## lane 1
## milestone1
module milestone1 (
		input logic clock,                    
		input logic Resetn,
		input logic Enable,
		output	logic [17:0] SRAM_address,
		output 	logic [15:0] SRAM_write_data,
		output	logic SRAM_we_n,
		input		logic [15:0] SRAM_read_data,
		output   logic M1_end
);
logic SRAM_ready;
M1_state_type state;
logic [17:0] U_address; 
logic [17:0] V_address;
logic [17:0] Y_address;
logic [17:0] RGB_address;
logic [63:0] U_values;  
logic [63:0] V_values; 
logic [31:0] Y_values;  
logic [63:0] temp_U;  
logic [63:0] temp_V;  
logic [31:0] temp_prime;  
logic [7:0] Uprime_values;  
logic [7:0] Vprime_values;  
logic [31:0] RGB_values;  
logic [7:0] redo, rede, greeno, greene, blueo, bluee;  
logic [31:0] red_calc, green_calc, blue_calc;  
logic [31:0] Uprime_odd;  
logic [31:0] Vprime_odd;  
logic FC_check;  
logic [7:0] some_counter;  
logic [7:0] pic_end;  
logic [31:0] mult_op1, mult_op2, mult_op3, mult_op4, mult_op5, mult_op6, Mult_result1, Mult_result2, Mult_result3;  
  ...
For scale: ~7300 cells after synthesis, about 55 I/O pins.
==> flow/config.mk <==
export PLATFORM = sky130hd
export DESIGN_NAME = milestone1
export DESIGN_NICKNAME = milestone1
export VERILOG_FILES = /design/flow/design.v
export SDC_FILE = /design/flow/constraint.sdc
export NUM_CORES = 4
export LEC_CHECK = 0
export CAP_MARGIN = 20
export CORE_MARGIN = 2
export CORE_UTILIZATION = 40
export SLEW_MARGIN = 20
==> flow/constraint.sdc <==
create_clock -name core_clock -period 18.3 [get_ports {clock}]
set_input_delay 3.6600 -clock core_clock [delete_from_list [all_inputs] [get_ports {clock}]]
set_output_delay 3.6600 -clock core_clock [all_outputs]
set_load 0.01 [all_outputs]
run.sh (not shown) runs the stock make flow with config.mk's settings and CLKGATE_MAP_FILE=.
> inputs changed (lane 1 -> lane 2)
- ABC_AREA now 1, previously not set
- CORE_UTILIZATION now 65, was 40
- the clock period (ns, I/O delays scaled along) now 17.1, was 18.3
### Flow results
- Compared with lane 1, lane 2 has extra setup slack.
- Taking lane 1 as 1.0, lane 2 lands at 1.5 on met3 wire length.
- Lane 2 vs. lane 1: non-clock buffer count decreased 14%, wire length increased 0.46%.
- In lane 2 the global-route usage over all layers turned out 16 points higher than in lane 1.
- Compared with lane 1, number of instances in the synthesized netlist in lane 2 increased by more than 10%.
- Going from lane 1 to lane 2, insertion delay to the later sink of the worst-skew pair decreased by 0.03 ns relative to the old numbers, fraction of the mapped netlist area in adder cells decreased by 1.6 points relative to the old numbers.
--- input diff lane 2..lane 3 ---
- changing CORE_UTILIZATION from 65 to 66
- removing ABC_AREA (formerly 1)
- changing the clock period (ns, I/O delays scaled along) from 17.1 to 18.3
==> comparison <==
Lower placed wire-length estimate was reported by lane 3, not lane 2. Compared lane 3 vs lane 2, and sequential share of layout area is up in lane 3. Cell count: lane 3 lower than lane 2. Count of multi-input combinational gates went down by more than 10% going from lane 2 to lane 3. In lane 3 relative to lane 2, wire length of the first global-routing pass had gone down by a few percent. The maximum clock skew at final layout was comparable across lane 2 and lane 3. In lane 3, area of all placed cells without fillers is lower than in lane 2. Going from lane 2 to lane 3, setup slack of the critical path after layout -0.062 ns; wire length per cell after detailed routing +2.6 um.
> inputs changed (lane 3 -> lane 4)
- changing CORE_UTILIZATION from 66 to 70
- setting ABC_AREA to 1 for the first time
- changing the clock period (ns, I/O delays scaled along) from 18.3 to 15.4
Results
Lane 4 closes out successfully: all stages finished, all timing, DRC and antenna checks passed. The number of well taps reported for lane 4 is smaller than that of lane 3 by about 0.9%. Lane 4 — total cell area reported by yosys after synthesis about 4.3% higher, lane 3 as reference. Total wire length after detailed routing of lane 4 exceeds that of lane 3 by more than 10%. Lane 3 has a lower number of standard cells reported by yosys than lane 4. Lane 4 against lane 3: violation count after the first detailed-route iteration went up, number of placement rows went down. Higher number of buffers other than clock buffers in the final layout was reported by lane 4, not lane 3. Against lane 3, the final cell area of lane 4 is higher.

========
Starting RTL as in the previous note.
// milestone1
module milestone1 (
		input logic clock,                    
		input logic Resetn,
		input logic Enable,
		output	logic [17:0] SRAM_address,
		output 	logic [15:0] SRAM_write_data,
		output	logic SRAM_we_n,
		input		logic [15:0] SRAM_read_data,
		output   logic M1_end
);
make LEC_CHECK=0 ABC_AREA=0 CAP_MARGIN=20 CELL_PAD_IN_SITES_DETAIL_PLACEMENT=0 CELL_PAD_IN_SITES_GLOBAL_PLACEMENT=2 CORE_MARGIN=5 CORE_UTILIZATION=40 GPL_TIMING_DRIVEN=1 HOLD_SLACK_MARGIN=0.05 MAX_ROUTING_LAYER=met5 MIN_ROUTING_LAYER=met2 PLACE_DENSITY_LB_ADDON=0.18 SLEW_MARGIN=20 finish   # period 22.9 ns
The first run ran to the end with no violations.
Next try:
Settings changed: ABC_AREA 0 to 1, CELL_PAD_IN_SITES_DETAIL_PLACEMENT 0 to not set, CELL_PAD_IN_SITES_GLOBAL_PLACEMENT 2 to not set, CORE_MARGIN 5 to 2, CORE_UTILIZATION 40 to 61, GPL_TIMING_DRIVEN 1 to not set, HOLD_SLACK_MARGIN 0.05 to not set, MAX_ROUTING_LAYER met5 to not set, MIN_ROUTING_LAYER met2 to not set, PLACE_DENSITY_LB_ADDON 0.18 to not set, SETUP_SLACK_MARGIN set to 0.58.
Clock period 22.9 ns to 9.28 ns, I/O delays scaled along.
After rerunning: Now the flow produced a layout that fails on negative setup slack. First-iteration DRC count came out lower by well over a third. Fmax grows by a quarter to a third. Synthesized area grows by a few percent. Final area grows by a quarter to a third. Die size decreases by a quarter to a third. Cell count climbs by a quarter to a third. Setup slack got worse by 9.9 ns. Global-route usage rises by 3.0 points. Synthesized cell count goes up by about a fifth. Count of clock-buffer cells in the layout came out lower by 9. Worst hold slack is better by 0.013 ns.
Next try:
Settings changed: ABC_AREA 1 to not set, CORE_UTILIZATION 61 to 62, GPL_TIMING_DRIVEN set to 0, SETUP_SLACK_MARGIN 0.58 to not set.
Clock period 9.28 ns to 20.0 ns, I/O delays scaled along.
Effect: This time the run produced a clean layout; fmax came out lower by 24%; wire length came out lower by 17%; count of clock-buffer cells in the layout came out higher by 7; cell count came out lower by 26%; hold slack degrades by 0.015 ns; worst setup slack improves by 6.1 ns; synthesized area came out lower by 4.1%; core utilization came out lower by 14 points; sequential share of layout area came out higher by 3.8 points; synthesized cell count came out lower by 15%.

========
Setup of east:
milestone1 again, from the RTL that the note above started with.
clock: 20.1 ns
lec_check: 0
abc_area: 0
cap_margin: 5
cell_pad_in_sites_detail_placement: 1
cell_pad_in_sites_global_placement: 0
core_aspect_ratio: 1.74
core_margin: 2
core_utilization: 66
gpl_routability_driven: 1
hold_slack_margin: 0.22
place_density_lb_addon: 0.14
setup_slack_margin: 1.39
slew_margin: 30
As the logs show, east stopped at global routing after a tool error, so it never reached the end of the flow.
--- input diff east..south ---
- HOLD_SLACK_MARGIN no longer set, was 0.22
- ABC_AREA no longer set, was 0
- PLACE_DENSITY_LB_ADDON no longer set, was 0.14
- CORE_UTILIZATION now 58, was 66
- GPL_ROUTABILITY_DRIVEN no longer set, was 1
- SETUP_SLACK_MARGIN now 4.14, was 1.39
- SLEW_MARGIN now 20, was 30
- CELL_PAD_IN_SITES_DETAIL_PLACEMENT no longer set, was 1
- CELL_PAD_IN_SITES_GLOBAL_PLACEMENT no longer set, was 0
- CORE_ASPECT_RATIO no longer set, was 1.74
- CAP_MARGIN now 20, was 5
- the clock period (ns, I/O delays scaled along) now 14.4, was 20.1
==> comparison <==
- None of the runs east and south ends with a clean layout.
- Reported for east and south, number of distinct library cells after synthesis turned out identical to the last digit.
- Diff east and south: cell area after placement lower in east
- Placement row count | south below east
- Against east as the reference, south delivers a lower effective utilization at floorplan.
- Delta(core box area, south - east) > 0
- As far as area after synthesis goes, south and east are indistinguishable; the numbers are identical.

========
Starting RTL as in the previous note.
Design milestone1, start of the top module:
module milestone1 (
		input logic clock,                    
		input logic Resetn,
		input logic Enable,
		output	logic [17:0] SRAM_address,
		output 	logic [15:0] SRAM_write_data,
		output	logic SRAM_we_n,
		input		logic [15:0] SRAM_read_data,
		output   logic M1_end
);
logic SRAM_ready;
M1_state_type state;
logic [17:0] U_address; 
logic [17:0] V_address;
logic [17:0] Y_address;
logic [17:0] RGB_address;
logic [63:0] U_values;  
logic [63:0] V_values; 
logic [31:0] Y_values;  
logic [63:0] temp_U;  
logic [63:0] temp_V;  
logic [31:0] temp_prime;  
logic [7:0] Uprime_values;  
logic [7:0] Vprime_values;  
logic [31:0] RGB_values;  
logic [7:0] redo, rede, greeno, greene, blueo, bluee;  
logic [31:0] red_calc, green_calc, blue_calc;  
logic [31:0] Uprime_odd;  
logic [31:0] Vprime_odd;  
logic FC_check;  
logic [7:0] some_counter;  
logic [7:0] pic_end;  
logic [31:0] mult_op1, mult_op2, mult_op3, mult_op4, mult_op5, mult_op6, Mult_result1, Mult_result2, Mult_result3;  
logic [63:0] Mult_result1_long, Mult_result2_long, Mult_result3_long;  
  ...
export LEC_CHECK = 0
export ABC_AREA = 1
export CAP_MARGIN = 15
export CORE_MARGIN = 2
export CORE_UTILIZATION = 72
export CTS_CLUSTER_DIAMETER = 202
export CTS_CLUSTER_SIZE = 24
export GPL_TIMING_DRIVEN = 1
export MIN_ROUTING_LAYER = met1
export PLACE_DENSITY = 0.6
export SETUP_SLACK_MARGIN = 3.89
export SLEW_MARGIN = 20
create_clock -name core_clock -period 15.9 [get_ports {clock}]
The starting point died in global routing on ODB-0269.
==> next run, changes <==
Settings changed: ABC_AREA 1 to unset, CAP_MARGIN 15 to 20, CORE_UTILIZATION 72 to 40, CTS_CLUSTER_DIAMETER 202 to unset, CTS_CLUSTER_SIZE 24 to unset, GPL_TIMING_DRIVEN 1 to unset, MIN_ROUTING_LAYER met1 to unset, PLACE_DENSITY 0.6 to unset, SETUP_SLACK_MARGIN 3.89 to unset.
Clock period 15.9 ns to 20.0 ns, I/O delays scaled along.
Result:
- The new run ran to the end with no violations
- area after synthesis came out lower by a few percent
- synthesized cell count fell by about a fifth
- die size went up by well over a third
==> next run, changes <==
Settings changed: ABC_AREA set to 1, CORE_UTILIZATION 40 to 70, CTS_CLUSTER_SIZE set to 72, SETUP_SLACK_MARGIN set to -0.95.
Clock period 20.0 ns to 13.0 ns, I/O delays scaled along.
Now the flow reached the layout checks and failed them: setup timing.
Synthesized area went up by about 4.3%.
Routed wire length went up by 22%.
Worst setup slack got worse by 4.7 ns.
==> next run, changes <==
Settings changed: ABC_AREA 1 to unset, CORE_UTILIZATION 70 to 72, CTS_CLUSTER_DIAMETER set to 45, CTS_CLUSTER_SIZE 72 to 20, SETUP_SLACK_MARGIN -0.95 to 3.55.
Clock period 13.0 ns to 13.9 ns, I/O delays scaled along.
This time the run died in global routing (GRT-0232).
Synthesized area falls by 4.1%.
Die area went down by 6.7%.
Synthesized cell count fell by 15%.
